==> inputs of 09-02 <==
// FPU_top_level
module FPU_top_level
(
 input 	       clk,
 input 	       nrst,
 input  [31:0] floating_point1,
 input  [31:0] floating_point2,
 input  [2:0]  frm,
 input  [6:0]  funct7,
 output [31:0] floating_point_out,
 output [4:0]  flags
 );
clock: 5.55 ns
lec_check: 0
cap_margin: 20
core_margin: 2
core_utilization: 72
cts_cluster_diameter: 381
cts_cluster_size: 74
place_density: 0.36
slew_margin: 40
tns_end_percent: 5
run.sh (not shown) runs the stock make flow with config.mk's settings and CLKGATE_MAP_FILE=.
==> 11-25: changes against 09-02 <==
Settings changed: CORE_UTILIZATION 72 to 67, CTS_CLUSTER_DIAMETER 381 to unset, CTS_CLUSTER_SIZE 74 to 76, HOLD_SLACK_MARGIN set to -0.08, PLACE_DENSITY 0.36 to unset, SETUP_SLACK_MARGIN set to -0.53, SLEW_MARGIN 40 to 20.
==> flow/constraint.sdc (replaced) <==
create_clock -name core_clock -period 9.47 [get_ports {clk}]
set_input_delay 1.8940 -clock core_clock [delete_from_list [all_inputs] [get_ports {clk}]]
set_output_delay 1.8940 -clock core_clock [all_outputs]
set_load 0.01 [all_outputs]
==> 09-28: changes against 09-02 <==
Settings changed: CORE_ASPECT_RATIO set to 0.5, CORE_UTILIZATION 72 to 40, CTS_CLUSTER_DIAMETER 381 to unset, CTS_CLUSTER_SIZE 74 to unset, PLACE_DENSITY 0.36 to unset, SETUP_SLACK_MARGIN set to -0.99, SLEW_MARGIN 40 to 20, TNS_END_PERCENT 5 to unset.
==> flow/constraint.sdc (replaced) <==
create_clock -name core_clock -period 10.0 [get_ports {clk}]
set_input_delay 2.0000 -clock core_clock [delete_from_list [all_inputs] [get_ports {clk}]]
set_output_delay 2.0000 -clock core_clock [all_outputs]
set_load 0.01 [all_outputs]
==> 06-11: changes against 09-02 <==
Settings changed: CORE_UTILIZATION 72 to 66, CTS_CLUSTER_DIAMETER 381 to 254, CTS_CLUSTER_SIZE 74 to unset, PLACE_DENSITY 0.36 to unset, SETUP_SLACK_MARGIN set to -0.43, SLEW_MARGIN 40 to 20, TNS_END_PERCENT 5 to unset.
==> flow/constraint.sdc (replaced) <==
create_clock -name core_clock -period 7.32 [get_ports {clk}]
set_input_delay 1.4640 -clock core_clock [delete_from_list [all_inputs] [get_ports {clk}]]
set_output_delay 1.4640 -clock core_clock [all_outputs]
set_load 0.01 [all_outputs]
==> summary of the runs <==
06-11 produced a layout that fails on setup timing. 09-28 completed with no timing, DRC or antenna violations. 09-02 died in global routing with GRT-0116. 11-25 completed, yet does not pass: setup timing. Core utilization: 09-28 is lower than 06-11 (34 points). Routed wire length, highest first: 06-11, 09-28, 11-25. The highest clock-buffer cell count belongs to 09-28, the lowest to 06-11.
==> figures <==
| item | 11-25 | 06-11 | 09-02 | 09-28 |
|---|---|---|---|---|
| Plain + repair buffers | 313 | 535 | - | 274 |
| Result of the run | complete, but fails checks | complete, but fails checks | stopped before the end | finished clean |
| Last stage reached | - | - | global routing | - |
| Violated checks | setup timing | setup timing | - | - |
| TritonCTS clock tree | done | done | - | done |
| Number of DRC markers after the initial detailed-route iteration | 4641 | 5469 | - | 3635 |
| Post-Place Cells | 4892 | 5067 | 5347 | 5297 |
| Startpoint type of the worst setup path | input pin | input pin | - | input pin |
| FF/Latch Area | 2829 um2 | 2829 um2 | - | 2829 um2 |
| NumNets Final | 5032 | 5254 | - | 4993 |
| Number of warnings the tools reported | 35 | 37 | - | 33 |
| Setup tns final | -16.81 ps | -13180 ps | - | 0 ps |

* * *

==> inputs of job 6900 <==
Starting RTL as in the previous note.
make LEC_CHECK=0 ABC_AREA=0 CAP_MARGIN=20 CORE_MARGIN=2 CORE_UTILIZATION=67 CTS_CLUSTER_SIZE=61 GPL_TIMING_DRIVEN=1 MIN_ROUTING_LAYER=met1 PLACE_DENSITY_LB_ADDON=0.05 SETUP_SLACK_MARGIN=0.99 SLEW_MARGIN=20 TNS_END_PERCENT=65 finish   # period 16.7 ns
==> inputs of job 4841, as changes to job 6900 <==
==> flow/config.mk (replaced) <==
export PLATFORM = sky130hd
export DESIGN_NAME = FPU_top_level
export DESIGN_NICKNAME = FPU_top_level
export VERILOG_FILES = /design/flow/design.v
export SDC_FILE = /design/flow/constraint.sdc
export NUM_CORES = 4
export LEC_CHECK = 0
export ABC_AREA = 1
export CAP_MARGIN = 20
export CORE_MARGIN = 2
export CORE_UTILIZATION = 72
export CTS_CLUSTER_DIAMETER = 203
export CTS_CLUSTER_SIZE = 99
export SLEW_MARGIN = 20
==> flow/constraint.sdc (replaced) <==
create_clock -name core_clock -period 7.83 [get_ports {clk}]
set_input_delay 1.5660 -clock core_clock [delete_from_list [all_inputs] [get_ports {clk}]]
set_output_delay 1.5660 -clock core_clock [all_outputs]
set_load 0.01 [all_outputs]
==> notes <==
Job 6900 ran to the end with no violations. Job 4841 ended with an error in 5_1_grt. Of job 6900 and job 4841, job 4841 has the higher area after synthesis (gap about 5.4%, measured against job 4841). In job 4841 the synthesized cell count is higher than in job 6900, by about 30%. Between job 6900 and job 4841, the lower die area is in job 4841 (gap about 1.6%, measured against job 4841).
==> figures <==
metric	job 4841	job 6900
Die W	226 µm	228 µm
Setup Buffers After CTS	2	0
# Cells Yosys	5478	4220
Detailed-placement wirelength estimate	107000 µm	83100 µm
Gate count after technology mapping	5478	4220
Area fraction in and, or, nand and nor cells after synthesis	28.7%	20.5%
Dpl ws	-0.682 ns	4.70 ns
Tally of unique sky130hd cells used after synthesis	63	96
Post_cts resized	21	0
Complex Gates by Area	10.1%	17.3%
Synth Seq Share	7.94%	8.40%
Run status	stopped before the end	no timing/DRC/antenna violations
Last stage reached	5_1_grt	-

* * *

==> 07-15 <==
FPU_top_level again, from the RTL that the note above started with.
## FPU_top_level
module FPU_top_level
(
 input 	       clk,
 input 	       nrst,
 input  [31:0] floating_point1,
 input  [31:0] floating_point2,
 input  [2:0]  frm,
 input  [6:0]  funct7,
 output [31:0] floating_point_out,
 output [4:0]  flags
 );
==> flow/config.mk <==
export PLATFORM = sky130hd
export DESIGN_NAME = FPU_top_level
export DESIGN_NICKNAME = FPU_top_level
export VERILOG_FILES = /design/flow/design.v
export SDC_FILE = /design/flow/constraint.sdc
export NUM_CORES = 4
export LEC_CHECK = 0
export ABC_AREA = 1
export CAP_MARGIN = 0
export CORE_ASPECT_RATIO = 0.5
export CORE_MARGIN = 2
export CORE_UTILIZATION = 40
export CTS_CLUSTER_DIAMETER = 281
export CTS_CLUSTER_SIZE = 98
export PLACE_DENSITY_LB_ADDON = 0.04
export SETUP_SLACK_MARGIN = -0.06
export SLEW_MARGIN = 0
==> flow/constraint.sdc <==
create_clock -name core_clock -period 10.0 [get_ports {clk}]
set_input_delay 2.0000 -clock core_clock [delete_from_list [all_inputs] [get_ports {clk}]]
set_output_delay 2.0000 -clock core_clock [all_outputs]
set_load 0.01 [all_outputs]
==> 08-19: changes against 07-15 <==
==> flow/config.mk (replaced) <==
export PLATFORM = sky130hd
export DESIGN_NAME = FPU_top_level
export DESIGN_NICKNAME = FPU_top_level
export VERILOG_FILES = /design/flow/design.v
export SDC_FILE = /design/flow/constraint.sdc
export NUM_CORES = 4
export LEC_CHECK = 0
export CAP_MARGIN = 20
export CORE_MARGIN = 2
export CORE_UTILIZATION = 59
export SLEW_MARGIN = 20
==> flow/constraint.sdc (replaced) <==
create_clock -name core_clock -period 5.18 [get_ports {clk}]
set_input_delay 1.0360 -clock core_clock [delete_from_list [all_inputs] [get_ports {clk}]]
set_output_delay 1.0360 -clock core_clock [all_outputs]
set_load 0.01 [all_outputs]
==> 05-04: changes against 07-15 <==
==> flow/config.mk (replaced) <==
export PLATFORM = sky130hd
export DESIGN_NAME = FPU_top_level
export DESIGN_NICKNAME = FPU_top_level
export VERILOG_FILES = /design/flow/design.v
export SDC_FILE = /design/flow/constraint.sdc
export NUM_CORES = 4
export LEC_CHECK = 0
export ABC_AREA = 1
export CAP_MARGIN = 30
export CORE_MARGIN = 2
export CORE_UTILIZATION = 58
export PLACE_DENSITY_LB_ADDON = 0.03
export SLEW_MARGIN = 25
==> results <==
| item | 08-19 | 07-15 | 05-04 |
|---|---|---|---|
| Flop area | - | 0.002828 mm^2 | 0.002828 mm^2 |
| Hold worst-path end | - | frm3[0] | frm3[1] |
| Fraction of synthesized cell area taken by the top area cell type | 29.07% | 27.50% | 27.50% |
| WHS Path Cells | - | 0 | 0 |
| Number of cell instances on the worst register-to-register path | - | 24 | 26 |
| Cell area reported after detailed placement | 0.04194 mm^2 | 0.03807 mm^2 | 0.03745 mm^2 |
| Drt initial violations | - | 3375 | 4206 |
| Final setup fails | - | 0 | 0 |
| Routed met2 length | - | 68.79 mm | 56.22 mm |
| Reg-to-reg critical path endpoint | - | step2_to_step3[6] | step2_to_step3[1] |
| Critical Setup Path Class | - | input port to flip-flop | input port to flip-flop |
| NumNets Final | - | 6262 | 6251 |
| Status | did not finish | no timing/DRC/antenna violations | no timing/DRC/antenna violations |
| Stage where the flow stopped | global routing | - | - |
| Setup TNS | - | 0 ps | 0 ps |
| Reg-to-reg critical path startpoint | - | step1_to_step2[35] | step1_to_step2[35] |

* * *

==> run a <==
Starting RTL as in the previous note.
export LEC_CHECK = 0
export CAP_MARGIN = 20
export CORE_MARGIN = 2
export CORE_UTILIZATION = 23
export CTS_CLUSTER_DIAMETER = 330
export CTS_CLUSTER_SIZE = 98
export HOLD_SLACK_MARGIN = 0.3
export PLACE_DENSITY_LB_ADDON = 0.3
export SETUP_SLACK_MARGIN = -0.06
export SLEW_MARGIN = 0
export TNS_END_PERCENT = 15
create_clock -name core_clock -period 10.0 [get_ports {clk}]
==> inputs of run b, as changes to run a <==
==> flow/config.mk (replaced) <==
export PLATFORM = sky130hd
export DESIGN_NAME = FPU_top_level
export DESIGN_NICKNAME = FPU_top_level
export VERILOG_FILES = /design/flow/design.v
export SDC_FILE = /design/flow/constraint.sdc
export NUM_CORES = 4
export LEC_CHECK = 0
export CAP_MARGIN = 20
export CORE_MARGIN = 2
export CORE_UTILIZATION = 40
export SLEW_MARGIN = 20
==> flow/constraint.sdc (replaced) <==
create_clock -name core_clock -period 9.33 [get_ports {clk}]
set_input_delay 1.8660 -clock core_clock [delete_from_list [all_inputs] [get_ports {clk}]]
set_output_delay 1.8660 -clock core_clock [all_outputs]
set_load 0.01 [all_outputs]
==> inputs of run c, as changes to run a <==
==> flow/config.mk (replaced) <==
export PLATFORM = sky130hd
export DESIGN_NAME = FPU_top_level
export DESIGN_NICKNAME = FPU_top_level
export VERILOG_FILES = /design/flow/design.v
export SDC_FILE = /design/flow/constraint.sdc
export NUM_CORES = 4
export LEC_CHECK = 0
export CAP_MARGIN = 20
export CORE_MARGIN = 2
export CORE_UTILIZATION = 58
export SETUP_SLACK_MARGIN = 1.32
export SLEW_MARGIN = 20
==> flow/constraint.sdc (replaced) <==
create_clock -name core_clock -period 6.55 [get_ports {clk}]
set_input_delay 1.3100 -clock core_clock [delete_from_list [all_inputs] [get_ports {clk}]]
set_output_delay 1.3100 -clock core_clock [all_outputs]
set_load 0.01 [all_outputs]
==> ci_impl_report.md <==
### Flow metrics

| Metric | Value |
|---|---|
| Via density | just over 5 |
| Final Skew | around 8.1 ps |
| Insertion Delay late pin | roughly 430 ps |
| Outcome | complete, no violations |
| Placed inst area | ~38000 sq um |
the above is filed under run a

==> ci_impl_report.md <==
### Flow metrics

| Metric | Value |
|---|---|
| Number of diodes | 3 |
| Outcome | complete, no violations |
| Via density | 5.916 |
| Final Skew | ~19 ps |
| Grt met2 use | approximately 45% |
| Placed inst area | 37210 sq um |
| Hold path start | frm2[2] |
the above is filed under run b

==> ci_impl_report.md <==
### Flow metrics

| Metric | Value |
|---|---|
| Via density | 6.983 |
| Insertion Delay late pin | roughly 430 ps |
| Endpoints failing setup | 27 |
| Placed inst area | 39490 sq um |
| Outcome | finished with violations |
| Final worst slack | -1748 ps |
| Layout Check Fails | setup timing |
the above is filed under run c

